File: flow/run.sh
#!/bin/bash
# the make line also repeats each setting of config.mk as NAME=value (left out here)
make -C /OpenROAD-flow-scripts/flow DESIGN_CONFIG=/design/flow/config.mk WORK_HOME=/design/flow/orfs CLKGATE_MAP_FILE= finish
File: flow/config.mk
export PLATFORM = sky130hd
export DESIGN_NAME = fir
export DESIGN_NICKNAME = fir
export VERILOG_FILES = /design/flow/design.v
export SDC_FILE = /design/flow/constraint.sdc
export NUM_CORES = 4
export LEC_CHECK = 0
export ABC_AREA = 1
export CAP_MARGIN = 20
export CELL_PAD_IN_SITES_DETAIL_PLACEMENT = 1
export CELL_PAD_IN_SITES_GLOBAL_PLACEMENT = 1
export CORE_MARGIN = 5
export CORE_UTILIZATION = 52
export CTS_CLUSTER_SIZE = 47
export GPL_ROUTABILITY_DRIVEN = 1
export GPL_TIMING_DRIVEN = 1
export HOLD_SLACK_MARGIN = 0.15
export SLEW_MARGIN = 40
export TNS_END_PERCENT = 20
File: flow/constraint.sdc
create_clock -name core_clock -period 6.87 [get_ports {clk}]
set_input_delay 1.3740 -clock core_clock [delete_from_list [all_inputs] [get_ports {clk}]]
set_output_delay 1.3740 -clock core_clock [all_outputs]
set_load 0.01 [all_outputs]
File: flow/design.v
module  fir(
	input clk,
	input rst_n,			
	input enable,
	input [2:0] tap,		 
	input [15:0] data_in,		
	output [17:0] data_out,		
	output complete
);
localparam
a0 = 16'd1,	 
a1 = 16'd2,
a2 = 16'd2,
a3 = 16'd3,
a4 = 16'd3,
a5 = 16'd3;
reg [15:0] data_reg_0;	 
reg [15:0] data_reg_1;
reg [15:0] data_reg_2;
reg [15:0] data_reg_3;
reg [15:0] data_reg_4;
reg [15:0] data_reg_5;
reg [15:0] multiplication_0;	 
reg [15:0] multiplication_1;
reg [15:0] multiplication_2;
reg [15:0] multiplication_3;
reg [15:0] multiplication_4;
reg [15:0] multiplication_5;
reg [16:0] sum_1;	 
reg [16:0] sum_2;
reg [16:0] sum_3;
reg [17:0] result;  
reg mul_stage, add_stage1, add_stage2, output_stage;	 
always @ (posedge clk or negedge rst_n)
    begin
        if(!rst_n)
        	begin
        		mul_stage <= 1'b0;
        		add_stage1 <= 1'b0;
        		add_stage2 <= 1'b0;
				output_stage <= 1'b0;
        	end
        else
        	begin
        			mul_stage <= enable;
        			add_stage1 <= mul_stage;
        			add_stage2 <= add_stage1;
        			output_stage <= add_stage2;
        	end
    end
always @ (posedge clk or negedge rst_n)
    begin
        if(!rst_n)
        	begin
        		data_reg_0 <= 0;
        		data_reg_1 <= 0;
        		data_reg_2 <= 0;
        		data_reg_3 <= 0;
			data_reg_4 <= 0;
        		data_reg_5 <= 0;
        	end
        else
        	begin
				case (tap)
					3'd2:
					begin
						if (enable) 
							begin
								data_reg_0 <= data_in;
								data_reg_1 <= data_reg_0;
							end
						else 
							begin
								data_reg_0 <= data_reg_0;
								data_reg_1 <= data_reg_1;
							end
					end
					3'd3:
					begin
						if (enable) 
							begin
								data_reg_0 <= data_in;
								data_reg_1 <= data_reg_0;
								data_reg_2 <= data_reg_1;
							end
						else 
							begin
								data_reg_0 <= data_reg_0;
								data_reg_1 <= data_reg_1;
								data_reg_2 <= data_reg_2;
							end
					end
					3'd4:
					begin
						if (enable) 
							begin
								data_reg_0 <= data_in;
								data_reg_1 <= data_reg_0;
								data_reg_2 <= data_reg_1;
								data_reg_3 <= data_reg_2;
							end
						else 
							begin
								data_reg_0 <= data_reg_0;
								data_reg_1 <= data_reg_1;
								data_reg_2 <= data_reg_2;
								data_reg_3 <= data_reg_3;
							end
					end
					3'd5:
					begin
						if (enable) 
							begin
								data_reg_0 <= data_in;
								data_reg_1 <= data_reg_0;
								data_reg_2 <= data_reg_1;
								data_reg_3 <= data_reg_2;
								data_reg_4 <= data_reg_3;
							end
						else 
							begin
								data_reg_0 <= data_reg_0;
								data_reg_1 <= data_reg_1;
								data_reg_2 <= data_reg_2;
								data_reg_3 <= data_reg_3;
								data_reg_4 <= data_reg_4;
							end
					end
					3'd6:
					begin
						if (enable) 
							begin
								data_reg_0 <= data_in;
								data_reg_1 <= data_reg_0;
								data_reg_2 <= data_reg_1;
								data_reg_3 <= data_reg_2;
								data_reg_4 <= data_reg_3;
								data_reg_5 <= data_reg_4;
							end
						else 
							begin
								data_reg_0 <= data_reg_0;
								data_reg_1 <= data_reg_1;
								data_reg_2 <= data_reg_2;
								data_reg_3 <= data_reg_3;
								data_reg_4 <= data_reg_4;
								data_reg_5 <= data_reg_5;
							end
					end
				endcase
        	end
    end
always @ (posedge clk or negedge rst_n)
    begin
        if(!rst_n)
        	begin
        		multiplication_0 <= 0;
        		multiplication_1 <= 0;
        		multiplication_2 <= 0;
        		multiplication_3 <= 0;
			multiplication_4 <= 0;
        		multiplication_5 <= 0;
        	end
        else
        	begin
				case (tap)
					3'd2:
					begin
						if(mul_stage)
							begin
								multiplication_0 <= a0 * data_reg_0;
								multiplication_1 <= a1 * data_reg_1;
							end
						else 
							begin
								multiplication_0 <= multiplication_0;
								multiplication_1 <= multiplication_1;
							end
					end
					3'd3:
					begin
						if(mul_stage)
							begin
								multiplication_0 <= a0 * data_reg_0;
								multiplication_1 <= a1 * data_reg_1;
								multiplication_2 <= a2 * data_reg_2;
							end
						else 
							begin
								multiplication_0 <= multiplication_0;
								multiplication_1 <= multiplication_1;
								multiplication_2 <= multiplication_2;
							end
					end
					3'd4:
					begin
						if(mul_stage)
							begin
								multiplication_0 <= a0 * data_reg_0;
								multiplication_1 <= a1 * data_reg_1;
								multiplication_2 <= a2 * data_reg_2;
								multiplication_3 <= a3 * data_reg_3;
							end
						else 
							begin
								multiplication_0 <= multiplication_0;
								multiplication_1 <= multiplication_1;
								multiplication_2 <= multiplication_2;
								multiplication_3 <= multiplication_3;
							end
					end
					3'd5:
					begin
						if(mul_stage)
							begin
								multiplication_0 <= a0 * data_reg_0;
								multiplication_1 <= a1 * data_reg_1;
								multiplication_2 <= a2 * data_reg_2;
								multiplication_3 <= a3 * data_reg_3;
								multiplication_4 <= a4 * data_reg_4;
							end
						else 
							begin
								multiplication_0 <= multiplication_0;
								multiplication_1 <= multiplication_1;
								multiplication_2 <= multiplication_2;
								multiplication_3 <= multiplication_3;
								multiplication_4 <= multiplication_4;
							end
					end
					3'd6:
					begin
						if(mul_stage)
							begin
								multiplication_0 <= a0 * data_reg_0;
								multiplication_1 <= a1 * data_reg_1;
								multiplication_2 <= a2 * data_reg_2;
								multiplication_3 <= a3 * data_reg_3;
								multiplication_4 <= a4 * data_reg_4;
								multiplication_5 <= a5 * data_reg_5;
							end
						else 
							begin
								multiplication_0 <= multiplication_0;
								multiplication_1 <= multiplication_1;
								multiplication_2 <= multiplication_2;
								multiplication_3 <= multiplication_3;
								multiplication_4 <= multiplication_4;
								multiplication_5 <= multiplication_5;
							end
					end
				endcase
        	end
    end
always @ (posedge clk or negedge rst_n)
    begin
        if(!rst_n)
        	begin
        		sum_1 <= 0;
        		sum_2 <= 0;
			sum_3 <= 0;
        	end
        else
        	begin
				case (tap)
					3'd2:
					begin
						if (add_stage1) 
							begin
								sum_1 <= multiplication_0 + multiplication_1;
								sum_2 <= 0;
							end
						else 
							begin
								sum_1 <= sum_1;
								sum_2 <= sum_2;
							end
					end
					3'd3:
					begin
						if (add_stage1) 
							begin
								sum_1 <= multiplication_0 + multiplication_1;
								sum_2 <= multiplication_2; 
							end
						else 
							begin
								sum_1 <= sum_1;
								sum_2 <= sum_2;
							end
					end
					3'd4:
					begin
						if (add_stage1) 
							begin
								sum_1 <= multiplication_0 + multiplication_1;
								sum_2 <= multiplication_2 + multiplication_3; 
							end
						else 
							begin
								sum_1 <= sum_1;
								sum_2 <= sum_2;
							end
					end
					3'd5:
					begin
						if (add_stage1) 
							begin
								sum_1 <= multiplication_0 + multiplication_1;
								sum_2 <= multiplication_2 + multiplication_3; 
								sum_3 <= multiplication_4;
							end
						else 
							begin
								sum_1 <= sum_1;
								sum_2 <= sum_2;
								sum_3 <= sum_3;
							end
					end
					3'd6:
					begin
						if (add_stage1) 
							begin
								sum_1 <= multiplication_0 + multiplication_1;
								sum_2 <= multiplication_2 + multiplication_3; 
								sum_3 <= multiplication_4 + multiplication_5; 
							end
						else 
							begin
								sum_1 <= sum_1;
								sum_2 <= sum_2;
								sum_3 <= sum_3;
							end
					end
				endcase
        	end
    end
always @ (posedge clk or negedge rst_n)
      begin
          if(!rst_n)
          	begin
          		result <= 0;
          	end
          else
          	begin
				case (tap)
					3'd2:
					begin
						if (add_stage2) 
							begin
								result <= sum_2 + sum_1;
							end
						else 
							begin
								result <= result;
							end
					end
					3'd3:
					begin
						if (add_stage2) 
							begin
								result <= sum_2 + sum_1;
							end
						else 
							begin
								result <= result;
							end
					end
					3'd4:
					begin
						if (add_stage2) 
							begin
								result <= sum_2 + sum_1;
							end
						else 
							begin
								result <= result;
							end
					end
					3'd5:
					begin
						if (add_stage2) 
							begin
								result <= sum_2 + sum_1 + sum_3;
							end
						else 
							begin
								result <= result;
							end
					end
					3'd6:
					begin
						if (add_stage2) 
							begin
								result <= sum_2 + sum_1 + sum_3;
							end
						else 
							begin
								result <= result;
							end
					end
				endcase
          	end
      end
assign data_out = result;	 
assign complete = output_stage;
endmodule
==> run notes, run 1 <==
- number of cells on the worst reg-to-reg path: 25
- kind of cell adding the most delay to the critical path: simple AND/OR/NAND/NOR gates
- Least-Margin Pin Slew: 0.700 ns
- endpoint with the worst hold slack: output_stage$_DFF_PN0_
- Synth Net Count: 2405
- number of enable flip-flop cells: 0
- sort of element at the end of the critical path: flip-flop
- source of the critical timing path: sum_1[0]$_DFFE_PN0P_
- source of the worst register-to-register timing path: sum_1[0]$_DFFE_PN0P_
- largest net degree at the start of global routing: 143
- Die Area: 35600 um^2
- max-cap check violation count: 0
- global-route total usage across every layer: 0.301
- Crit path top cell by count: sky130_fd_sc_hd__nand2_1
- Log Warnings: 30
- I/O pins: 41
- Adder-Cell Fraction of Synth Area: 0.101
- dominant cells by area after synthesis: sky130_fd_sc_hd__dfrtp_1, sky130_fd_sc_hd__nand2_1, sky130_fd_sc_hd__ha_1
- fill cell total of the finished layout: 4006
- slowest stage cell, crit path: sky130_fd_sc_hd__fa_1
- # rows: 65
- main flop type: sky130_fd_sc_hd__dfrtp_1
- list of most frequent post-synthesis cells: sky130_fd_sc_hd__nand2_1, sky130_fd_sc_hd__dfrtp_1, sky130_fd_sc_hd__inv_1
- Net count, final: 2433
- count of TritonRoute iterations in the first routing pass: 5
- CP bufs+invs: 3
- path length in cells of the critical path: 25
- most used standard cell by instance count after synthesis: sky130_fd_sc_hd__nand2_1
- Mapped Area: 16600 um^2
- Worst EP arrival: 3.96 ns
- Die Span X: 189 um
- clk ins delay skew pair: 0.60 ns
- post-detailed-route via-to-cell ratio: 5.68
- Cell Type Count: 40
- chip area in the Yosys report: 16600 um^2
- clock transition at the registers of the reported paths: 0.06 ns
- core area: 31600 um^2
- HPWL after DPL: 39.7 mm
- clk sinks: 263
- path type of the worst min-delay path: flip-flop to flip-flop
- Comb gate area: 8860 um^2
- proportion of synthesized chip area in sequential cells: 0.396
- syn_area_per_cell: 7.38 um^2
- simple-gate area share of the yosys netlist: 0.274
- Max Freq: 0.285 GHz
- area overhead of the layout relative to synthesis: 11.2%
- setup violation total in the final timing report: 0
- pre-placement core utilization: 0.527
- post-route ant nets: 0
- area of all placed cells without fillers: 18500 um^2
- instance count after placement with tap cells included: 2650
- number of antenna cells inserted: 0
- Layout Skew: 0.0480 ns
- hold-critical path depth: 0
- multiplexer fraction of the synthesized cell area: 0.00135
- fraction of registers with async set/reset: 1.00
- number of buffer cells added on primary ports: 40
- depth of the CTS H-tree: 1
- Seq cells post-synth: 263
- # Cells Yosys: 2253
- non-filler instance count after layout: 2707
- wire length of the first global-routing pass: 87.0 mm
- initial antenna violation count: 2
- remaining global-route overflow: 0
- count of final hold-check violations: 0
- total number of vias: 15400
- maximum buffer depth of the clock tree: 3
- worst reg2reg setup slack: 3.36 ns
- setup repair after global routing missed its margin: no
- Clock Tree Root: sky130_fd_sc_hd__clkbuf_16
- worst slack on hold paths: 0.417 ns
- hold-fix buffers at CTS: 0
- remaining routing DRC violations: 0
- Setup Total Neg Slack: 0 ns
- DIE HEIGHT: 189 um
- highest fanout seen on the critical path: 5
- headroom to the max-slew limit: 0.532
- comb area leader: simple AND/OR/NAND/NOR gates
- endpoint required time on the critical path: 7.32 ns
- final routed wire length divided by cell count: 19.8 um
- post-layout period usage of the worst path: 0.511
- delay of the slowest critical-path stage: 0.40 ns
- count of final max-slew check failures: 0
- FF/Latch Area: 6580 um^2
- CTS resizes: 0
- final RePlAce weighted congestion: 0.920
- synthesized-area fraction occupied by ao, oa, aoi and oai cells: 0.130
- Routed Wire Length: 53.6 mm
- number of warning messages in the yosys log: 1
- Top cell area share: 0.396
- run status: timing/DRC/antenna clean
- via count of the first global-routing pass: 16300
- synthesized-area fraction occupied by xor and xnor cells: 0.0258
- startpoint types: flip-flop
- number of DRC violations after detailed-routing iteration 0: 984
- TritonCTS clock tree: yes
- end point of the critical path: result[17]$_DFFE_PN0P_
- Area after DPL: 17400 um^2
- hold_sp: add_stage2$_DFF_PN0_
- worst setup path category: flip-flop to flip-flop
- largest area contributor in the netlist: sky130_fd_sc_hd__dfrtp_1
- capture instance of the worst register-to-register path: result[17]$_DFFE_PN0P_
- shortest period the worst path allows: 3.51 ns
- Syn Inst Count: 2253
- Num CTS Buffers: 30
- number of setup buffers added after CTS: 0
-- layout make-up --
type,instances,area share
Clock inverter,13,0.0108
Inverter,255,0.0519
Sequential cell,263,0.356
Clock buffer,43,0.0476
Multi-Input combinational cell,1685,0.479
Timing Repair Buffer,46,0.0272
Tap cell,402,0.0272
-- per-layer routing --
metal / vias to the layer above / part of all wire / global-route usage
li1: 7366 / - / -
met1: 7592 / 0.44 / 0.394
met2: 300 / 0.49 / 0.521
met3: 112 / 0.036 / 0.0406
met4: 4 / 0.036 / 0.0928
met5: - / 0.00047 / 0
-- through the flow --
| stage | setup slack (ns) | util |
|---|---|---|
| 2_1_floorplan | 4.12 | - |
| 3_3_place_gp | 2.89 | 0.549 |
| 6_report | 3.36 | 0.586 |
| 5_1_grt | 3.09 | 0.586 |
| 3_5_place_dp | 2.68 | 0.550 |
| 4_1_cts | 3.28 | 0.585 |
==> inputs of run 2 (changes only) <==
CELL_PAD_IN_SITES_DETAIL_PLACEMENT = 0   (was 1)
CELL_PAD_IN_SITES_GLOBAL_PLACEMENT = unset   (was 1)
CORE_MARGIN = 2   (was 5)
CORE_UTILIZATION = 72   (was 52)
CTS_CLUSTER_SIZE = 20   (was 47)
GPL_ROUTABILITY_DRIVEN = 0   (was 1)
HOLD_SLACK_MARGIN = unset   (was 0.15)
MAX_ROUTING_LAYER = met4   (was unset)
PLACE_DENSITY_LB_ADDON = 0.14   (was unset)
SETUP_SLACK_MARGIN = 0.59   (was unset)
SLEW_MARGIN = 25   (was 40)
TNS_END_PERCENT = unset   (was 20)
clock period = 2.16 ns   (was 6.87 ns; I/O delays follow)
==> run 2 against run 1 <==
Net effect: the run now fails in clock tree synthesis; synthesized cell count did not move; die area fell by 32%; area after synthesis did not move.
==> run notes, run 2 <==
- run status: aborted with a tool error, was timing/DRC/antenna clean
- stage at which the flow ended: clock tree synthesis
- Tool Error: [ERROR DPL-0038] Utilization greater than 100%, impossible to legalize
- Die Area: 24300 um^2, was 35600 um^2
- comb area leader: simple AND/OR/NAND/NOR gates, unchanged
- dominant cells by area after synthesis: sky130_fd_sc_hd__dfrtp_1, sky130_fd_sc_hd__nand2_1, sky130_fd_sc_hd__ha_1, unchanged
- pre-placement core utilization: 0.734, was 0.527
- Area after DPL: 18600 um^2, was 17400 um^2
- fraction of registers with async set/reset: 1.00, unchanged
- Die Span X: 156 um, was 189 um
- proportion of synthesized chip area in sequential cells: 0.396, unchanged
- list of most frequent post-synthesis cells: sky130_fd_sc_hd__nand2_1, sky130_fd_sc_hd__dfrtp_1, sky130_fd_sc_hd__inv_1, unchanged
- Seq cells post-synth: 263, unchanged
- synthesized-area fraction occupied by ao, oa, aoi and oai cells: 0.130, unchanged
- number of buffer cells added on primary ports: 40, unchanged
- Adder-Cell Fraction of Synth Area: 0.101, unchanged
- Top cell area share: 0.396, unchanged
- core area: 22600 um^2, was 31600 um^2
- Syn Inst Count: 2253, unchanged
- most used standard cell by instance count after synthesis: sky130_fd_sc_hd__nand2_1, unchanged
- number of enable flip-flop cells: 0, unchanged
- number of warning messages in the yosys log: 1, unchanged
- Mapped Area: 16600 um^2, unchanged
- I/O pins: 41, unchanged
- instance count after placement with tap cells included: 2659, was 2650
- # Cells Yosys: 2253, unchanged
- multiplexer fraction of the synthesized cell area: 0.00135, unchanged
- simple-gate area share of the yosys netlist: 0.274, unchanged
- HPWL after DPL: 34.4 mm, was 39.7 mm
- synthesized-area fraction occupied by xor and xnor cells: 0.0258, unchanged
- syn_area_per_cell: 7.38 um^2, unchanged
- chip area in the Yosys report: 16600 um^2, unchanged
- largest area contributor in the netlist: sky130_fd_sc_hd__dfrtp_1, unchanged
- # rows: 55, was 65
- DIE HEIGHT: 156 um, was 189 um
- Cell Type Count: 40, unchanged
- main flop type: sky130_fd_sc_hd__dfrtp_1, unchanged
- Synth Net Count: 2405, unchanged
## run 2: per-stage QoR
stage / setup WS, ns / hold WS [ns]
floorplan: -0.431 / 0.136
detailed placement: -0.646 / 0.431
global placement: -0.553 / 0.419
==> inputs of run 3 (changes only) <==
CELL_PAD_IN_SITES_DETAIL_PLACEMENT = 1   (was 0)
CELL_PAD_IN_SITES_GLOBAL_PLACEMENT = 0   (was unset)
CORE_MARGIN = 5   (was 2)
CORE_UTILIZATION = 52   (was 72)
CTS_CLUSTER_SIZE = 47   (was 20)
GPL_TIMING_DRIVEN = 0   (was 1)
HOLD_SLACK_MARGIN = 0.15   (was unset)
MAX_ROUTING_LAYER = unset   (was met4)
PLACE_DENSITY_LB_ADDON = unset   (was 0.14)
SETUP_SLACK_MARGIN = unset   (was 0.59)
SLEW_MARGIN = 30   (was 25)
TNS_END_PERCENT = 20   (was unset)
clock period = 6.87 ns   (was 2.16 ns; I/O delays follow)
==> run 3 against run 2 <==
Net effect: the run now finishes clean; area after synthesis stayed put; die area grew 47%; synthesized cell count unchanged.
==> run notes, run 3 <==
- Mapped Area: 16600 um^2, unchanged
- hold-critical path depth: 0
- delay of the slowest critical-path stage: 0.40 ns
- I/O pins: 41, unchanged
- number of DRC violations after detailed-routing iteration 0: 765
- number of buffer cells added on primary ports: 40, unchanged
- hold-fix buffers at CTS: 0
- depth of the CTS H-tree: 1
- fill cell total of the finished layout: 4064
- Num CTS Buffers: 31
- remaining routing DRC violations: 0
- count of final max-slew check failures: 0
- area overhead of the layout relative to synthesis: 11.8%
- number of setup buffers added after CTS: 0
- endpoint required time on the critical path: 7.32 ns
- core area: 31600 um^2, was 22600 um^2
- Least-Margin Pin Slew: 0.540 ns
- post-layout period usage of the worst path: 0.475
- count of TritonRoute iterations in the first routing pass: 5
- number of enable flip-flop cells: 0, unchanged
- path type of the worst min-delay path: flip-flop to flip-flop
- non-filler instance count after layout: 2754
- # Cells Yosys: 2253, unchanged
- Clock Tree Root: sky130_fd_sc_hd__clkbuf_16
- path length in cells of the critical path: 24
- fraction of registers with async set/reset: 1.00, unchanged
- total number of vias: 15500
- Worst EP arrival: 3.72 ns
- clk sinks: 263
- Log Warnings: 27
- largest area contributor in the netlist: sky130_fd_sc_hd__dfrtp_1, unchanged
- post-detailed-route via-to-cell ratio: 5.62
- number of antenna cells inserted: 0
- highest fanout seen on the critical path: 5
- area of all placed cells without fillers: 18600 um^2
- chip area in the Yosys report: 16600 um^2, unchanged
- worst slack on hold paths: 0.470 ns
- hold_sp: add_stage2$_DFF_PN0_
- CP bufs+invs: 3
- Area after DPL: 17600 um^2, was 18600 um^2
- initial antenna violation count: 0
- setup repair after global routing missed its margin: no
- number of warning messages in the yosys log: 1, unchanged
- remaining global-route overflow: 0
- source of the critical timing path: sum_2[0]$_DFFE_PN0P_
- CTS resizes: 0
- instance count after placement with tap cells included: 2698, was 2659
- maximum buffer depth of the clock tree: 3
- final cell utilization of the core: 0.589
- Die Span X: 189 um, was 156 um
- synthesized-area fraction occupied by ao, oa, aoi and oai cells: 0.130, unchanged
- Syn Inst Count: 2253, unchanged
- dominant cells by area after synthesis: sky130_fd_sc_hd__dfrtp_1, sky130_fd_sc_hd__nand2_1, sky130_fd_sc_hd__ha_1, unchanged
- sort of element at the end of the critical path: flip-flop
- end point of the critical path: result[13]$_DFFE_PN0P_
- DIE HEIGHT: 189 um, was 156 um
- startpoint types: flip-flop
- slowest stage cell, crit path: sky130_fd_sc_hd__fa_1
- max-cap check violation count: 0
- multiplexer fraction of the synthesized cell area: 0.00135, unchanged
- Layout Skew: 0.00870 ns
- final routed wire length divided by cell count: 19.0 um
- global-route total usage across every layer: 0.297
- wire length of the first global-routing pass: 86.6 mm
- setup violation total in the final timing report: 0
- syn_area_per_cell: 7.38 um^2, unchanged
- simple-gate area share of the yosys netlist: 0.274, unchanged
- # rows: 65, was 55
- Top cell area share: 0.396, unchanged
- pre-placement core utilization: 0.527, was 0.734
- proportion of synthesized chip area in sequential cells: 0.396, unchanged
- cells along the critical path: ha_1 > inv_1 > fa_1 > inv_1 > nand3_1 > nand2_1 > nand2_1 > nand2_1 > nand2_1 > nand2_1 > nand2_1 > and2_1 > ha_1 > nand2_1 > inv_1 > nand2_1 > nor3_1 > nand2_1 > nand2_1 > nand2_1 > nand3_1 > nand2_1 > nand2_1 > nand2_1
- run status: timing/DRC/antenna clean, was aborted with a tool error
- synthesized-area fraction occupied by xor and xnor cells: 0.0258, unchanged
- Routed Wire Length: 52.3 mm
- post-route ant nets: 0
- TritonCTS clock tree: yes
- comb area leader: simple AND/OR/NAND/NOR gates, unchanged
- most used standard cell by instance count after synthesis: sky130_fd_sc_hd__nand2_1, unchanged
- shortest period the worst path allows: 3.27 ns
- largest net degree at the start of global routing: 89
- Die Area: 35600 um^2, was 24300 um^2
- Crit path top cell by count: sky130_fd_sc_hd__nand2_1
- worst reg2reg setup slack: 3.60 ns
- Seq cells post-synth: 263, unchanged
- headroom to the max-slew limit: 0.639
- list of most frequent post-synthesis cells: sky130_fd_sc_hd__nand2_1, sky130_fd_sc_hd__dfrtp_1, sky130_fd_sc_hd__inv_1, unchanged
- Synth Net Count: 2405, unchanged
- HPWL after DPL: 41.2 mm, was 34.4 mm
- main flop type: sky130_fd_sc_hd__dfrtp_1, unchanged
- Net count, final: 2481
- number of cells on the worst reg-to-reg path: 24
- Cell Type Count: 40, unchanged
- Max Freq: 0.306 GHz
- kind of cell adding the most delay to the critical path: simple AND/OR/NAND/NOR gates
- endpoint with the worst hold slack: output_stage$_DFF_PN0_
- capture instance of the worst register-to-register path: result[13]$_DFFE_PN0P_
- clock transition at the registers of the reported paths: 0.06 ns
- source of the worst register-to-register timing path: sum_2[0]$_DFFE_PN0P_
- count of final hold-check violations: 0
- Adder-Cell Fraction of Synth Area: 0.101, unchanged
- clk ins delay skew pair: 0.56 ns
- via count of the first global-routing pass: 16600
- worst setup path category: flip-flop to flip-flop
## run 3: per-stage QoR
stage / setup slack, ns / setup TNS (ns)
2_1_floorplan: 4.12 / 0
4_1_cts: 3.60 / 0
3_3_place_gp: -6.92 / -1808.08
6_report: 3.60 / 0
5_1_grt: 3.29 / 0
3_5_place_dp: 3.46 / 0
## run 3: final cells by class
cell class / instances / area [um^2] / share of cell area
buffer: 50 / 240 / 0.0129
clock buffer: 45 / 888 / 0.0478
clock inverter: 11 / 86.3 / 0.00464
inverter: 255 / 960 / 0.0516
multi-input combinational: 1685 / 8840 / 0.476
sequential: 263 / 6580 / 0.354
tap: 402 / 503 / 0.0271
timing repair buffer: 43 / 488 / 0.0262
## run 3: layer usage
layer,track usage,wire length (um)
met5,0,0
met4,0.0874,1710
met3,0.0285,1500
met2,0.532,25800
met1,0.383,23300
==> inputs of run 4 (changes only) <==
ABC_AREA = unset   (was 1)
CELL_PAD_IN_SITES_DETAIL_PLACEMENT = unset   (was 1)
CELL_PAD_IN_SITES_GLOBAL_PLACEMENT = unset   (was 0)
CORE_MARGIN = 2   (was 5)
CTS_CLUSTER_SIZE = unset   (was 47)
GPL_ROUTABILITY_DRIVEN = unset   (was 0)
GPL_TIMING_DRIVEN = unset   (was 0)
HOLD_SLACK_MARGIN = unset   (was 0.15)
SLEW_MARGIN = 20   (was 30)
TNS_END_PERCENT = unset   (was 20)
clock period = 2.14 ns   (was 6.87 ns; I/O delays follow)
==> run 4 against run 3 <==
Net effect: now fails the layout checks on setup timing; via count decreased by 25%; sequential share of layout area shrank 3.0 points; setup slack worse by 5.0 ns; area after synthesis is 10% lower; register-to-register slack got worse by 5.0 ns; fmax decreased by 7.0%; synthesized cell count is 38% lower; utilization up 12 points; critical path depth fell by 6; die area fell by 15%; global-route usage fell by 4.0 points; clock skew is 0.015 ns higher; largest cell class unchanged; highest routed layer unchanged.
==> run notes, run 4 <==
- Max Freq: 0.285 GHz, was 0.306 GHz
- kind of cell adding the most delay to the critical path: AND-OR/OR-AND gates, was simple AND/OR/NAND/NOR gates
- Syn Inst Count: 1406, was 2253
- maximum buffer depth of the clock tree: 3, unchanged
- Num CTS Buffers: 30, was 31
- # rows: 62, was 65
- largest net degree at the start of global routing: 65, was 89
- max-cap check violation count: 0, unchanged
- Setup Total Neg Slack: -22.52 ns, was 0 ns
- count of TritonRoute iterations in the first routing pass: 5, unchanged
- Clock Tree Root: sky130_fd_sc_hd__clkbuf_16, unchanged
- via count of the first global-routing pass: 12000, was 16600
- syn_area_per_cell: 10.6 um^2, was 7.38 um^2
- headroom to the max-slew limit: 0.644, was 0.639
- number of DRC violations after detailed-routing iteration 0: 550, was 765
- Layout Skew: 0.0242 ns, was 0.00870 ns
- Top cell area share: 0.440, was 0.396
- multiplexer fraction of the synthesized cell area: 0.118, was 0.00135
- count of final hold-check violations: 0, unchanged
- number of buffer cells added on primary ports: 40, unchanged
- most used standard cell by instance count after synthesis: sky130_fd_sc_hd__dfrtp_1, was sky130_fd_sc_hd__nand2_1
- comb area leader: AND-OR/OR-AND gates, was simple AND/OR/NAND/NOR gates
- path length in cells of the critical path: 18, was 24
- cells along the critical path: ha_2 > inv_2 > fa_2 > nor2b_2 > o31a_2 > o21ai_4 > nor2b_4 > xnor2_2 > ha_2 > or3_4 > a311oi_4 > o31ai_4 > o41ai_4 > o21ai_1 > xnor2_1 > nor2_1 > a21oi_1 > o21ai_1, was ha_1 > inv_1 > fa_1 > inv_1 > nand3_1 > nand2_1 > nand2_1 > nand2_1 > nand2_1 > nand2_1 > nand2_1 > and2_1 > ha_1 > nand2_1 > inv_1 > nand2_1 > nor3_1 > nand2_1 > nand2_1 > nand2_1 > nand3_1 > nand2_1 > nand2_1 > nand2_1
- DIE HEIGHT: 174 um, was 189 um
- depth of the CTS H-tree: 1, unchanged
- simple-gate area share of the yosys netlist: 0.0893, was 0.274
- endpoint required time on the critical path: 2.59 ns, was 7.32 ns
- global-route total usage across every layer: 0.257, was 0.297
- total number of vias: 11500, was 15500
- Net count, final: 1885, was 2481
- largest area contributor in the netlist: sky130_fd_sc_hd__dfrtp_1, unchanged
- HPWL after DPL: 27.8 mm, was 41.2 mm
- post-layout period usage of the worst path: 1.64, was 0.475
- synthesized-area fraction occupied by ao, oa, aoi and oai cells: 0.158, was 0.130
- Die Span X: 174 um, was 189 um
- dominant cells by area after synthesis: sky130_fd_sc_hd__dfrtp_1, sky130_fd_sc_hd__mux2_2, sky130_fd_sc_hd__ha_1, was sky130_fd_sc_hd__dfrtp_1, sky130_fd_sc_hd__nand2_1, sky130_fd_sc_hd__ha_1
- core area: 28500 um^2, was 31600 um^2
- main flop type: sky130_fd_sc_hd__dfrtp_1, unchanged
- wire length of the first global-routing pass: 62.6 mm, was 86.6 mm
- Mapped Area: 15000 um^2, was 16600 um^2
- count of final max-slew check failures: 0, unchanged
- Log Warnings: 29, was 27
- run status: failed layout checks, was timing/DRC/antenna clean
- path type of the worst min-delay path: primary input to async pin, was flip-flop to flip-flop
- final worst slack: -1.37 ns, was 3.60 ns
- Die Area: 30100 um^2, was 35600 um^2
- post-detailed-route via-to-cell ratio: 5.40, was 5.62
- list of most frequent post-synthesis cells: sky130_fd_sc_hd__dfrtp_1, sky130_fd_sc_hd__mux2_2, sky130_fd_sc_hd__nand2_1, was sky130_fd_sc_hd__nand2_1, sky130_fd_sc_hd__dfrtp_1, sky130_fd_sc_hd__inv_1
- proportion of synthesized chip area in sequential cells: 0.440, was 0.396
- capture instance of the worst register-to-register path: result[16]$_DFFE_PN0P_, was result[13]$_DFFE_PN0P_
- post-route ant nets: 0, unchanged
- setup repair after global routing missed its margin: yes, was no
- clk ins delay skew pair: 0.57 ns, was 0.56 ns
- shortest period the worst path allows: 3.51 ns, was 3.27 ns
- number of cells on the worst reg-to-reg path: 18, was 24
- delay of the slowest critical-path stage: 0.38 ns, was 0.40 ns
- worst reg2reg setup slack: -1.37 ns, was 3.60 ns
- TritonCTS clock tree: yes, unchanged
- Area after DPL: 17900 um^2, was 17600 um^2
- Seq cells post-synth: 263, unchanged
- CP bufs+invs: 1, was 3
- Cell Type Count: 68, was 40
- worst setup path category: flip-flop to flip-flop, unchanged
- Least-Margin Pin Slew: 0.533 ns, was 0.540 ns
- sort of element at the end of the critical path: flip-flop, unchanged
- area of all placed cells without fillers: 20300 um^2, was 18600 um^2
- final RePlAce weighted congestion: 0.870
- Routed Wire Length: 38.1 mm, was 52.3 mm
- synthesized-area fraction occupied by xor and xnor cells: 0.0592, was 0.0258
- slowest stage cell, crit path: sky130_fd_sc_hd__dfrtp_1, was sky130_fd_sc_hd__fa_1
- number of enable flip-flop cells: 0, unchanged
- remaining global-route overflow: 0, unchanged
- remaining routing DRC violations: 0, unchanged
- chip area in the Yosys report: 15000 um^2, was 16600 um^2
- pre-placement core utilization: 0.525, was 0.527
- number of warning messages in the yosys log: 1, unchanged
- area overhead of the layout relative to synthesis: 35.8%, was 11.8%
- source of the critical timing path: sum_1[0]$_DFFE_PN0P_, was sum_2[0]$_DFFE_PN0P_
- fill cell total of the finished layout: 2096, was 4064
- startpoint types: flip-flop, unchanged
- Adder-Cell Fraction of Synth Area: 0.113, was 0.101
- worst slack on hold paths: 0.357 ns, was 0.470 ns
- number of antenna cells inserted: 0, unchanged
- clk sinks: 263, unchanged
- setup violation total in the final timing report: 56, was 0
- I/O pins: 41, unchanged
- # Cells Yosys: 1406, was 2253
- Synth Net Count: 1558, was 2405
- fraction of registers with async set/reset: 1.00, unchanged
- failed layout checks: setup timing
- clock transition at the registers of the reported paths: 0.06 ns, about the same
- end point of the critical path: result[16]$_DFFE_PN0P_, was result[13]$_DFFE_PN0P_
- final routed wire length divided by cell count: 17.8 um, was 19.0 um
- Worst EP arrival: 3.96 ns, was 3.72 ns
- source of the worst register-to-register timing path: sum_1[0]$_DFFE_PN0P_, was sum_2[0]$_DFFE_PN0P_
- initial antenna violation count: 0, unchanged
- highest fanout seen on the critical path: 3, was 5
-- run 4: stage by stage --
stage / std cells / worst slack (ns) / utilization
after floorplan: 1406 / -1.21 / -
after global placement: 2033 / -1.37 / 0.627
after detailed placement: 2033 / -1.45 / 0.627
after CTS: 2126 / -1.31 / 0.690
after global routing: 2139 / -1.57 / 0.713
final: 2139 / -1.37 / 0.713
-- run 4: per-layer routing --
layer,vias to the layer above,routed length (um),GRT usage
li1,5700,-,-
met1,5588,17400,0.351
met2,195,18300,0.431
met3,57,1320,0.0346
met4,0,1100,0.0770
met5,-,0,0
-- run 4: repair_timing --
item	CTS	global route
endpoints found under the hold margin	43	0
resized	128	114
hold buffers	1	0
buffers inserted	42	22
pin swaps	102	112
endpoints found under the setup margin	59	72
-- run 4: layout make-up --
class                      instances  area, um^2  share of cell area
clock buffer                      46         881              0.0434
sequential                       263        6590               0.324
tap                              384         480              0.0237
clock inverter                     8        71.3             0.00351
timing repair buffer             340        2910               0.143
inverter                          39         146             0.00721
multi-input combinational       1059        9230               0.455
==> inputs of run 5 (changes only) <==
ABC_AREA = 1   (was unset)
CAP_MARGIN = 15   (was 20)
CORE_UTILIZATION = 72   (was 52)
CTS_CLUSTER_DIAMETER = 381   (was unset)
CTS_CLUSTER_SIZE = 17   (was unset)
HOLD_SLACK_MARGIN = 0.29   (was unset)
PLACE_DENSITY_LB_ADDON = 0.2   (was unset)
SETUP_SLACK_MARGIN = -0.08   (was unset)
clock period = 2.69 ns   (was 2.14 ns; I/O delays follow)
==> run 5 against run 4 <==
Net effect: still fails the layout checks on setup timing; sequential cell count unchanged; utilization increased by 14 points; largest cell class unchanged; wire length increased by 36%; die area decreased by 19%; critical path depth increased by 2; register-to-register slack improved by 0.99 ns.
==> run notes, run 5 <==
- multiplexer fraction of the synthesized cell area: 0.00135, was 0.118
- path type of the worst min-delay path: flip-flop to flip-flop, was primary input to async pin
- number of buffer cells added on primary ports: 40, unchanged
- Die Span X: 156 um, was 174 um
- list of most frequent post-synthesis cells: sky130_fd_sc_hd__nand2_1, sky130_fd_sc_hd__dfrtp_1, sky130_fd_sc_hd__inv_1, was sky130_fd_sc_hd__dfrtp_1, sky130_fd_sc_hd__mux2_2, sky130_fd_sc_hd__nand2_1
- number of enable flip-flop cells: 0, unchanged
- worst reg2reg setup slack: -0.38 ns, was -1.37 ns
- pre-placement core utilization: 0.734, was 0.525
- slowest stage cell, crit path: sky130_fd_sc_hd__dfrtp_1, unchanged
- delay of the slowest critical-path stage: 0.47 ns, was 0.38 ns
- source of the critical timing path: sum_2[10]$_DFFE_PN0P_, was sum_1[0]$_DFFE_PN0P_
- number of DRC violations after detailed-routing iteration 0: 1930, was 550
- clock transition at the registers of the reported paths: 0.09 ns, was 0.06 ns
- sort of element at the end of the critical path: flip-flop, unchanged
- post-route ant nets: 0, unchanged
- final cell utilization of the core: 0.850, was 0.713
- Num CTS Buffers: 19, was 30
- wire length of the first global-routing pass: 78.7 mm, was 62.6 mm
- dominant cells by area after synthesis: sky130_fd_sc_hd__dfrtp_1, sky130_fd_sc_hd__nand2_1, sky130_fd_sc_hd__ha_1, was sky130_fd_sc_hd__dfrtp_1, sky130_fd_sc_hd__mux2_2, sky130_fd_sc_hd__ha_1
- TritonCTS clock tree: yes, unchanged
- Seq cells post-synth: 263, unchanged
- hold_sp: mul_stage$_DFF_PN0_
- final worst slack: -0.384 ns, was -1.37 ns
- endpoint with the worst hold slack: add_stage1$_DFF_PN0_
- post-layout period usage of the worst path: 1.14, was 1.64
- # rows: 55, was 62
- final RePlAce weighted congestion: 0.999, was 0.870
- Worst EP arrival: 3.51 ns, was 3.96 ns
- HPWL after DPL: 35.1 mm, was 27.8 mm
- source of the worst register-to-register timing path: sum_2[10]$_DFFE_PN0P_, was sum_1[0]$_DFFE_PN0P_
- depth of the CTS H-tree: 1, unchanged
- worst setup path category: flip-flop to flip-flop, unchanged
- I/O pins: 41, unchanged
- most used standard cell by instance count after synthesis: sky130_fd_sc_hd__nand2_1, was sky130_fd_sc_hd__dfrtp_1
- Max Freq: 0.325 GHz, was 0.285 GHz
- remaining global-route overflow: 0, unchanged
- largest net degree at the start of global routing: 71, was 65
- # Cells Yosys: 2253, was 1406
- post-detailed-route via-to-cell ratio: 6.32, was 5.40
- run status: failed layout checks, unchanged
- Net count, final: 2532, was 1885
- Crit path top cell by count: sky130_fd_sc_hd__nand2_1
- CP bufs+invs: 2, was 1
- clk ins delay skew pair: 0.54 ns, was 0.57 ns
- fill cell total of the finished layout: 1258, was 2096
- Syn Inst Count: 2253, was 1406
- endpoint required time on the critical path: 3.13 ns, was 2.59 ns
- initial antenna violation count: 0, unchanged
- total number of vias: 16800, was 11500
- fraction of registers with async set/reset: 1.00, unchanged
- end point of the critical path: result[14]$_DFFE_PN0P_, was result[16]$_DFFE_PN0P_
- Clock Tree Root: sky130_fd_sc_hd__clkbuf_16, unchanged
- Routed Wire Length: 52.0 mm, was 38.1 mm
- path length in cells of the critical path: 20, was 18
- Synth Net Count: 2405, was 1558
- clk sinks: 263, unchanged
- syn_area_per_cell: 7.38 um^2, was 10.6 um^2
- main flop type: sky130_fd_sc_hd__dfrtp_1, unchanged
- DIE HEIGHT: 156 um, was 174 um
- worst slack on hold paths: 0.472 ns, was 0.357 ns
- synthesized-area fraction occupied by ao, oa, aoi and oai cells: 0.130, was 0.158
- hold-critical path depth: 0
- kind of cell adding the most delay to the critical path: simple AND/OR/NAND/NOR gates, was AND-OR/OR-AND gates
- global-route total usage across every layer: 0.407, was 0.257
- number of warning messages in the yosys log: 1, unchanged
- Log Warnings: 27, was 29
- area overhead of the layout relative to synthesis: 15.8%, was 35.8%
- number of cells on the worst reg-to-reg path: 20, was 18
- shortest period the worst path allows: 3.07 ns, was 3.51 ns
- max-cap check violation count: 0, unchanged
- proportion of synthesized chip area in sequential cells: 0.396, was 0.440
- Die Area: 24300 um^2, was 30100 um^2
- Layout Skew: 0.0428 ns, was 0.0242 ns
- failed layout checks: setup timing, unchanged
- Setup Total Neg Slack: -2.68 ns, was -22.52 ns
- headroom to the max-slew limit: 0.503, was 0.644
- Mapped Area: 16600 um^2, was 15000 um^2
- Top cell area share: 0.396, was 0.440
- Least-Margin Pin Slew: 0.738 ns, was 0.533 ns
- highest fanout seen on the critical path: 5, was 3
- comb area leader: simple AND/OR/NAND/NOR gates, was AND-OR/OR-AND gates
- count of TritonRoute iterations in the first routing pass: 7, was 5
- count of final max-slew check failures: 0, unchanged
- count of final hold-check violations: 0, unchanged
- Cell Type Count: 40, was 68
- remaining routing DRC violations: 0, unchanged
- maximum buffer depth of the clock tree: 3, unchanged
- chip area in the Yosys report: 16600 um^2, was 15000 um^2
- simple-gate area share of the yosys netlist: 0.274, was 0.0893
- setup repair after global routing missed its margin: yes, unchanged
- synthesized-area fraction occupied by xor and xnor cells: 0.0258, was 0.0592
- final routed wire length divided by cell count: 19.5 um, was 17.8 um
- largest area contributor in the netlist: sky130_fd_sc_hd__dfrtp_1, unchanged
- core area: 22600 um^2, was 28500 um^2
- Adder-Cell Fraction of Synth Area: 0.101, was 0.113
- startpoint types: flip-flop, unchanged
- via count of the first global-routing pass: 15900, was 12000
- cells along the critical path: ha_4 > nand2_1 > nor2_2 > inv_1 > nor3_2 > nand2_1 > nand2_1 > nand2_1 > and2_1 > ha_4 > nand2_2 > inv_1 > nand2_1 > nand2_1 > a21oi_2 > nand3b_1 > nand3_1 > nand2_1 > nand2_1 > nand2_1, was ha_2 > inv_2 > fa_2 > nor2b_2 > o31a_2 > o21ai_4 > nor2b_4 > xnor2_2 > ha_2 > or3_4 > a311oi_4 > o31ai_4 > o41ai_4 > o21ai_1 > xnor2_1 > nor2_1 > a21oi_1 > o21ai_1
- number of antenna cells inserted: 0, unchanged
- capture instance of the worst register-to-register path: result[14]$_DFFE_PN0P_, was result[16]$_DFFE_PN0P_
- setup violation total in the final timing report: 14, was 56
[run 5: timing repair]
action	4_1_cts	5_1_grt
endpoints found under the hold margin	64	0
buffers inserted	1	11
hold buffers	1	0
setup endpoints to repair	14	14
gates resized	35	112
pin swaps	3	28
[run 5: through the flow]
step	cell area [um^2]	setup slack [ns]	std cells
3_5_place_dp	18000	-0.318	2632
2_1_floorplan	16600	-0.0639	2253
6_report	19200	-0.384	2664
5_1_grt	19200	-0.509	2664
3_3_place_gp	18000	-0.156	2632
4_1_cts	18800	-0.0704	2654
[run 5: routing by layer]
layer  share of wire  vias up  track usage
met4           0.073        0        0.196
met2            0.46     1124        0.689
met1            0.37     7850        0.521
met3           0.091      326       0.0544
li1                -     7545            -
met5               0        -            0
[run 5: area by class of cell]
type / count / area, um^2 / area share
inverter: 255 / 965 / 0.0501
tap: 285 / 357 / 0.0185
clock inverter: 1 / 11.3 / 0.000585
timing repair buffer: 156 / 1340 / 0.0696
sequential: 263 / 6580 / 0.342
multi-input combinational: 1685 / 9510 / 0.494
clock buffer: 19 / 475 / 0.0247
==> inputs of run 6 (changes only) <==
CAP_MARGIN = 20   (was 15)
CORE_UTILIZATION = 70   (was 72)
CTS_CLUSTER_DIAMETER = unset   (was 381)
CTS_CLUSTER_SIZE = unset   (was 17)
HOLD_SLACK_MARGIN = unset   (was 0.29)
PLACE_DENSITY_LB_ADDON = unset   (was 0.2)
SETUP_SLACK_MARGIN = -0.1   (was -0.08)
clock period = 2.99 ns   (was 2.69 ns; I/O delays follow)
==> run 6 against run 5 <==
Net effect: fails the layout checks on hold timing, setup timing; fmax is 1.7% higher; clock skew decreased by 0.028 ns; hold slack worse by 0.49 ns; sequential share of layout area increased by 0.99 points; clock-buffer cell count increased by 17; register-to-register slack gained 0.35 ns; die area grew 2.8%; utilization decreased by 5.1 points; design area is 2.8% lower; largest cell class unchanged.
==> run notes, run 6 <==
- via count of the first global-routing pass: 15300, was 15900
- kind of cell adding the most delay to the critical path: simple AND/OR/NAND/NOR gates, unchanged
- multiplexer fraction of the synthesized cell area: 0.00135, unchanged
- hold-fix buffers at CTS: 0, was 1
- number of DRC violations after detailed-routing iteration 0: 1834, was 1930
- clock transition at the registers of the reported paths: 0.06 ns, was 0.09 ns
- setup violation total in the final timing report: 5, was 14
- number of enable flip-flop cells: 0, unchanged
- syn_area_per_cell: 7.38 um^2, unchanged
- post-layout period usage of the worst path: 1.01, was 1.14
- delay of the slowest critical-path stage: 0.41 ns, was 0.47 ns
- TritonCTS clock tree: yes, unchanged
- Cell Type Count: 40, unchanged
- Log Warnings: 29, was 27
- number of warning messages in the yosys log: 1, unchanged
- clk sinks: 263, unchanged
- final worst slack: -0.0336 ns, was -0.384 ns
- startpoint types: flip-flop, unchanged
- DIE HEIGHT: 158 um, was 156 um
- remaining global-route overflow: 0, unchanged
- synthesized-area fraction occupied by xor and xnor cells: 0.0258, unchanged
- chip area in the Yosys report: 16600 um^2, unchanged
- Top cell area share: 0.396, unchanged
- final routed wire length divided by cell count: 18.7 um, was 19.5 um
- post-route ant nets: 0, unchanged
- dominant cells by area after synthesis: sky130_fd_sc_hd__dfrtp_1, sky130_fd_sc_hd__nand2_1, sky130_fd_sc_hd__ha_1, unchanged
- number of buffer cells added on primary ports: 40, unchanged
- total number of vias: 16000, was 16800
- area overhead of the layout relative to synthesis: 12.5%, was 15.8%
- Layout Skew: 0.0145 ns, was 0.0428 ns
- source of the worst register-to-register timing path: sum_2[4]$_DFFE_PN0P_, was sum_2[10]$_DFFE_PN0P_
- list of most frequent post-synthesis cells: sky130_fd_sc_hd__nand2_1, sky130_fd_sc_hd__dfrtp_1, sky130_fd_sc_hd__inv_1, unchanged
- worst reg2reg setup slack: -0.03 ns, was -0.38 ns
- max-cap check violation count: 0, unchanged
- path length in cells of the critical path: 17, was 20
- failed layout checks: hold timing, setup timing, was setup timing
- headroom to the max-slew limit: 0.568, was 0.503
- Clock Tree Root: sky130_fd_sc_hd__clkbuf_16, unchanged
- CP bufs+invs: 1, was 2
- # Cells Yosys: 2253, unchanged
- Adder-Cell Fraction of Synth Area: 0.101, unchanged
- Max Freq: 0.331 GHz, was 0.325 GHz
- run status: failed layout checks, unchanged
- clk ins delay skew pair: 0.57 ns, was 0.54 ns
- Crit path top cell by count: sky130_fd_sc_hd__nand2_1, unchanged
- count of final hold-check violations: 6, was 0
- Syn Inst Count: 2253, unchanged
- worst setup path category: flip-flop to flip-flop, unchanged
- most used standard cell by instance count after synthesis: sky130_fd_sc_hd__nand2_1, unchanged
- count of TritonRoute iterations in the first routing pass: 12, was 7
- remaining routing DRC violations: 0, unchanged
- proportion of synthesized chip area in sequential cells: 0.396, unchanged
- number of antenna cells inserted: 0, unchanged
- highest fanout seen on the critical path: 5, unchanged
- Worst EP arrival: 3.48 ns, was 3.51 ns
- simple-gate area share of the yosys netlist: 0.274, unchanged
- global-route total usage across every layer: 0.395, was 0.407
- maximum buffer depth of the clock tree: 3, unchanged
- shortest period the worst path allows: 3.02 ns, was 3.07 ns
- HPWL after DPL: 34.9 mm, was 35.1 mm
- Die Area: 25000 um^2, was 24300 um^2
- comb area leader: simple AND/OR/NAND/NOR gates, unchanged
- worst setup slack before clock tree synthesis: -0.0338 ns, was -0.318 ns
- number of cells on the worst reg-to-reg path: 17, was 20
- I/O pins: 41, unchanged
- largest area contributor in the netlist: sky130_fd_sc_hd__dfrtp_1, unchanged
- Num CTS Buffers: 27, was 19
- pre-placement core utilization: 0.710, was 0.734
- depth of the CTS H-tree: 1, unchanged
- Routed Wire Length: 49.3 mm, was 52.0 mm
- Net count, final: 2452, was 2532
- Seq cells post-synth: 263, unchanged
- Synth Net Count: 2405, unchanged
- cells along the critical path: ha_2 > nand2_1 > nor2_1 > nand2_1 > nand2_2 > xor2_1 > ha_1 > nand2_1 > inv_1 > a21oi_1 > nand2_1 > nand2_1 > nand3_1 > nand3_1 > nand2_1 > nand2_1 > nand2_1, was ha_4 > nand2_1 > nor2_2 > inv_1 > nor3_2 > nand2_1 > nand2_1 > nand2_1 > and2_1 > ha_4 > nand2_2 > inv_1 > nand2_1 > nand2_1 > a21oi_2 > nand3b_1 > nand3_1 > nand2_1 > nand2_1 > nand2_1
- count of final max-slew check failures: 0, unchanged
- largest net degree at the start of global routing: 77, was 71
- setup repair after global routing missed its margin: yes, unchanged
- # rows: 56, was 55
- Least-Margin Pin Slew: 0.648 ns, was 0.738 ns
- path type of the worst min-delay path: primary input to async pin, was flip-flop to flip-flop
- post-detailed-route via-to-cell ratio: 6.07, was 6.32
- Mapped Area: 16600 um^2, unchanged
- fill cell total of the finished layout: 1577, was 1258
- end point of the critical path: result[12]$_DFFE_PN0P_, was result[14]$_DFFE_PN0P_
- final RePlAce weighted congestion: 0.963, was 0.999
- instance count after placement with tap cells included: 2587, was 2632
- source of the critical timing path: sum_2[4]$_DFFE_PN0P_, was sum_2[10]$_DFFE_PN0P_
- capture instance of the worst register-to-register path: result[12]$_DFFE_PN0P_, was result[14]$_DFFE_PN0P_
- Die Span X: 158 um, was 156 um
- non-filler instance count after layout: 2640, was 2664
- core area: 23400 um^2, was 22600 um^2
- endpoint required time on the critical path: 3.45 ns, was 3.13 ns
- main flop type: sky130_fd_sc_hd__dfrtp_1, unchanged
- slowest stage cell, crit path: sky130_fd_sc_hd__dfrtp_1, unchanged
- worst slack on hold paths: -0.0218 ns, was 0.472 ns
- initial antenna violation count: 0, unchanged
- fraction of registers with async set/reset: 1.00, unchanged
- wire length of the first global-routing pass: 77.5 mm, was 78.7 mm
- sort of element at the end of the critical path: flip-flop, unchanged
- synthesized-area fraction occupied by ao, oa, aoi and oai cells: 0.130, unchanged
-- run 6: timing repair --
action                     CTS  global route
setup buffers                0             3
hold endpoints to repair     0             0
setup endpoints to repair    0            12
gates resized                0            59
-- run 6: layout make-up --
cell class	instances	area, um^2	share of cell area
multi-input combinational	1685	9140	0.489
sequential	263	6580	0.352
inverter	255	960	0.0513
clock buffer	36	779	0.0417
timing repair buffer	68	678	0.0363
tap	319	399	0.0213
clock inverter	14	158	0.00843
-- run 6: metal layers --
layer | track usage | vias up | part of all wire
met5 | 0 | - | 0
met1 | 0.509 | 7477 | 0.38
met3 | 0.0517 | 231 | 0.085
met4 | 0.170 | 0 | 0.055
met2 | 0.671 | 914 | 0.48
li1 | - | 7398 | -
-- run 6: through the flow --
stage / instance area, um^2 / setup TNS (ns) / utilization / hold slack [ns]
CTS: 18400 / -0.288 / 0.785 / 0.0122
finish: 18700 / -0.108 / 0.799 / -0.0218
floorplan: 16600 / 0 / - / 0.302
global route: 18700 / -2.42 / 0.799 / 0.0219
global placement: 17400 / 0 / 0.745 / 0.435
detailed placement: 17400 / -0.0643 / 0.745 / 0.436
==> inputs of run 7 (changes only) <==
CORE_UTILIZATION = 52   (was 70)
CTS_CLUSTER_DIAMETER = 374   (was unset)
SETUP_SLACK_MARGIN = unset   (was -0.1)
clock period = 1.41 ns   (was 2.99 ns; I/O delays follow)
==> run 7 against run 6 <==
Net effect: the layout fails its checks (setup timing); critical path depth is 4 higher; setup slack worse by 1.4 ns; wire length is 11% higher; synthesized cell count stayed put; via count is 6.5% higher; sequential share of layout area is 9.2 points lower; cell count is 19% higher; fmax is 7.0% higher.
==> run notes, run 7 <==
- failed layout checks: setup timing, was hold timing, setup timing
- worst slack on hold paths: 0.204 ns, was -0.0218 ns
- maximum buffer depth of the clock tree: 3, unchanged
- syn_area_per_cell: 7.38 um^2, unchanged
- max-cap check violation count: 0, unchanged
- synthesized-area fraction occupied by ao, oa, aoi and oai cells: 0.130, unchanged
- HPWL after DPL: 38.5 mm, was 34.9 mm
- count of final max-slew check failures: 0, unchanged
- Die Area: 33400 um^2, was 25000 um^2
- area overhead of the layout relative to synthesis: 52.9%, was 12.5%
- largest net degree at the start of global routing: 54, was 77
- simple-gate area share of the yosys netlist: 0.274, unchanged
- remaining global-route overflow: 0, unchanged
- depth of the CTS H-tree: 1, unchanged
- count of TritonRoute iterations in the first routing pass: 5, was 12
- # rows: 65, was 56
- count of final hold-check violations: 0, was 6
- worst setup slack before clock tree synthesis: -1.47 ns, was -0.0338 ns
- Syn Inst Count: 2253, unchanged
- number of DRC violations after detailed-routing iteration 0: 1272, was 1834
- number of buffer cells added on primary ports: 40, unchanged
- Worst EP arrival: 3.34 ns, was 3.48 ns
- synthesized-area fraction occupied by xor and xnor cells: 0.0258, unchanged
- clock transition at the registers of the reported paths: 0.06 ns, about the same
- post-layout period usage of the worst path: 2.00, was 1.01
- I/O pins: 41, unchanged
- Layout Skew: 0.0146 ns, was 0.0145 ns
- kind of cell adding the most delay to the critical path: simple AND/OR/NAND/NOR gates, unchanged
- main flop type: sky130_fd_sc_hd__dfrtp_1, unchanged
- list of most frequent post-synthesis cells: sky130_fd_sc_hd__nand2_1, sky130_fd_sc_hd__dfrtp_1, sky130_fd_sc_hd__inv_1, unchanged
- Crit path top cell by count: sky130_fd_sc_hd__nand2_1, unchanged
- Mapped Area: 16600 um^2, unchanged
- Clock Tree Root: sky130_fd_sc_hd__clkbuf_16, unchanged
- TritonCTS clock tree: yes, unchanged
- number of enable flip-flop cells: 0, unchanged
- final routed wire length divided by cell count: 17.4 um, was 18.7 um
- Top cell area share: 0.396, unchanged
- Log Warnings: 31, was 29
- core area: 31600 um^2, was 23400 um^2
- headroom to the max-slew limit: 0.657, was 0.568
- Net count, final: 2869, was 2452
- path type of the worst min-delay path: primary input to async pin, unchanged
- dominant cells by area after synthesis: sky130_fd_sc_hd__dfrtp_1, sky130_fd_sc_hd__nand2_1, sky130_fd_sc_hd__ha_1, unchanged
- number of antenna cells inserted: 0, unchanged
- capture instance of the worst register-to-register path: result[17]$_DFFE_PN0P_, was result[12]$_DFFE_PN0P_
- remaining routing DRC violations: 0, unchanged
- CP bufs+invs: 4, was 1
- number of cells on the worst reg-to-reg path: 21, was 17
- most used standard cell by instance count after synthesis: sky130_fd_sc_hd__nand2_1, unchanged
- sort of element at the end of the critical path: flip-flop, unchanged
- run status: failed layout checks, unchanged
- clk ins delay skew pair: 0.58 ns, was 0.57 ns
- global-route total usage across every layer: 0.321, was 0.395
- DIE HEIGHT: 183 um, was 158 um
- end point of the critical path: result[17]$_DFFE_PN0P_, was result[12]$_DFFE_PN0P_
- highest fanout seen on the critical path: 5, unchanged
- Die Span X: 183 um, was 158 um
- final worst slack: -1.42 ns, was -0.0336 ns
- initial antenna violation count: 0, unchanged
- post-detailed-route via-to-cell ratio: 5.44, was 6.07
- final RePlAce weighted congestion: 0.923, was 0.963
- path length in cells of the critical path: 21, was 17
- worst setup path category: flip-flop to flip-flop, unchanged
- setup repair after global routing missed its margin: yes, unchanged
- cells along the critical path: ha_2 > inv_2 > fa_2 > inv_2 > nand4_1 > nand2_1 > buf_6 > buf_4 > nand2_1 > nand2_1 > nand2_1 > and2_4 > ha_4 > nand2_4 > nor3_1 > nand2_1 > nand2_1 > nand2_1 > nand2_1 > nand3_1 > nand2_1, was ha_2 > nand2_1 > nor2_1 > nand2_1 > nand2_2 > xor2_1 > ha_1 > nand2_1 > inv_1 > a21oi_1 > nand2_1 > nand2_1 > nand3_1 > nand3_1 > nand2_1 > nand2_1 > nand2_1
- area of all placed cells without fillers: 25400 um^2, was 18700 um^2
- wire length of the first global-routing pass: 85.7 mm, was 77.5 mm
- source of the critical timing path: sum_1[0]$_DFFE_PN0P_, was sum_2[4]$_DFFE_PN0P_
- clk sinks: 263, unchanged
- Least-Margin Pin Slew: 0.513 ns, was 0.648 ns
- Adder-Cell Fraction of Synth Area: 0.101, unchanged
- Max Freq: 0.354 GHz, was 0.331 GHz
- delay of the slowest critical-path stage: 0.35 ns, was 0.41 ns
- endpoint required time on the critical path: 1.93 ns, was 3.45 ns
- shortest period the worst path allows: 2.83 ns, was 3.02 ns
- Seq cells post-synth: 263, unchanged
- proportion of synthesized chip area in sequential cells: 0.396, unchanged
- via count of the first global-routing pass: 17000, was 15300
- number of warning messages in the yosys log: 1, unchanged
- comb area leader: simple AND/OR/NAND/NOR gates, unchanged
- chip area in the Yosys report: 16600 um^2, unchanged
- total number of vias: 17100, was 16000
- Area after DPL: 21300 um^2, was 17400 um^2
- Synth Net Count: 2405, unchanged
- multiplexer fraction of the synthesized cell area: 0.00135, unchanged
- setup violation total in the final timing report: 101, was 5
- pre-placement core utilization: 0.527, was 0.710
- source of the worst register-to-register timing path: sum_1[0]$_DFFE_PN0P_, was sum_2[4]$_DFFE_PN0P_
- slowest stage cell, crit path: sky130_fd_sc_hd__dfrtp_1, unchanged
- post-route ant nets: 0, unchanged
- startpoint types: flip-flop, unchanged
- worst reg2reg setup slack: -1.42 ns, was -0.03 ns
- Cell Type Count: 40, unchanged
- fraction of registers with async set/reset: 1.00, unchanged
- Num CTS Buffers: 28, was 27
- # Cells Yosys: 2253, unchanged
- Routed Wire Length: 54.7 mm, was 49.3 mm
- largest area contributor in the netlist: sky130_fd_sc_hd__dfrtp_1, unchanged
-- run 7: cell type report --
class / count / area [um^2]
clock inverters: 9 / 176
repair buffers: 484 / 4090
inverters: 255 / 972
fillers: 2045 / 6130
clock buffers: 40 / 826
well taps: 402 / 503
multi-input cells: 1685 / 12200
flip-flops and latches: 263 / 6610
-- run 7: metal layers --
layer | vias up | wire (um) | GRT usage
li1 | 8253 | - | -
met1 | 8219 | 23300 | 0.418
met2 | 456 | 27100 | 0.561
met3 | 141 | 2190 | 0.0395
met4 | 0 | 2100 | 0.100
met5 | - | 0 | 0
-- run 7: timing repair --
| item | 4_1_cts | 5_1_grt |
|---|---|---|
| pin swaps | 224 | 206 |
| hold buffers | 1 | 0 |
| gates resized | 433 | 219 |
| hold endpoints to repair | 207 | 0 |
| gates cloned | 0 | 0 |
| endpoints found under the setup margin | 171 | 111 |
| setup buffers | 65 | 59 |
-- run 7: metrics by stage --
step | utilization | setup TNS, ns | cells
3_5_place_dp | 0.677 | -149.36 | 3000
6_report | 0.806 | -47.61 | 3138
3_3_place_gp | 0.677 | -141.97 | 3000
4_1_cts | 0.770 | -41.90 | 3104
5_1_grt | 0.806 | -56.15 | 3138
2_1_floorplan | - | -25.01 | 2253
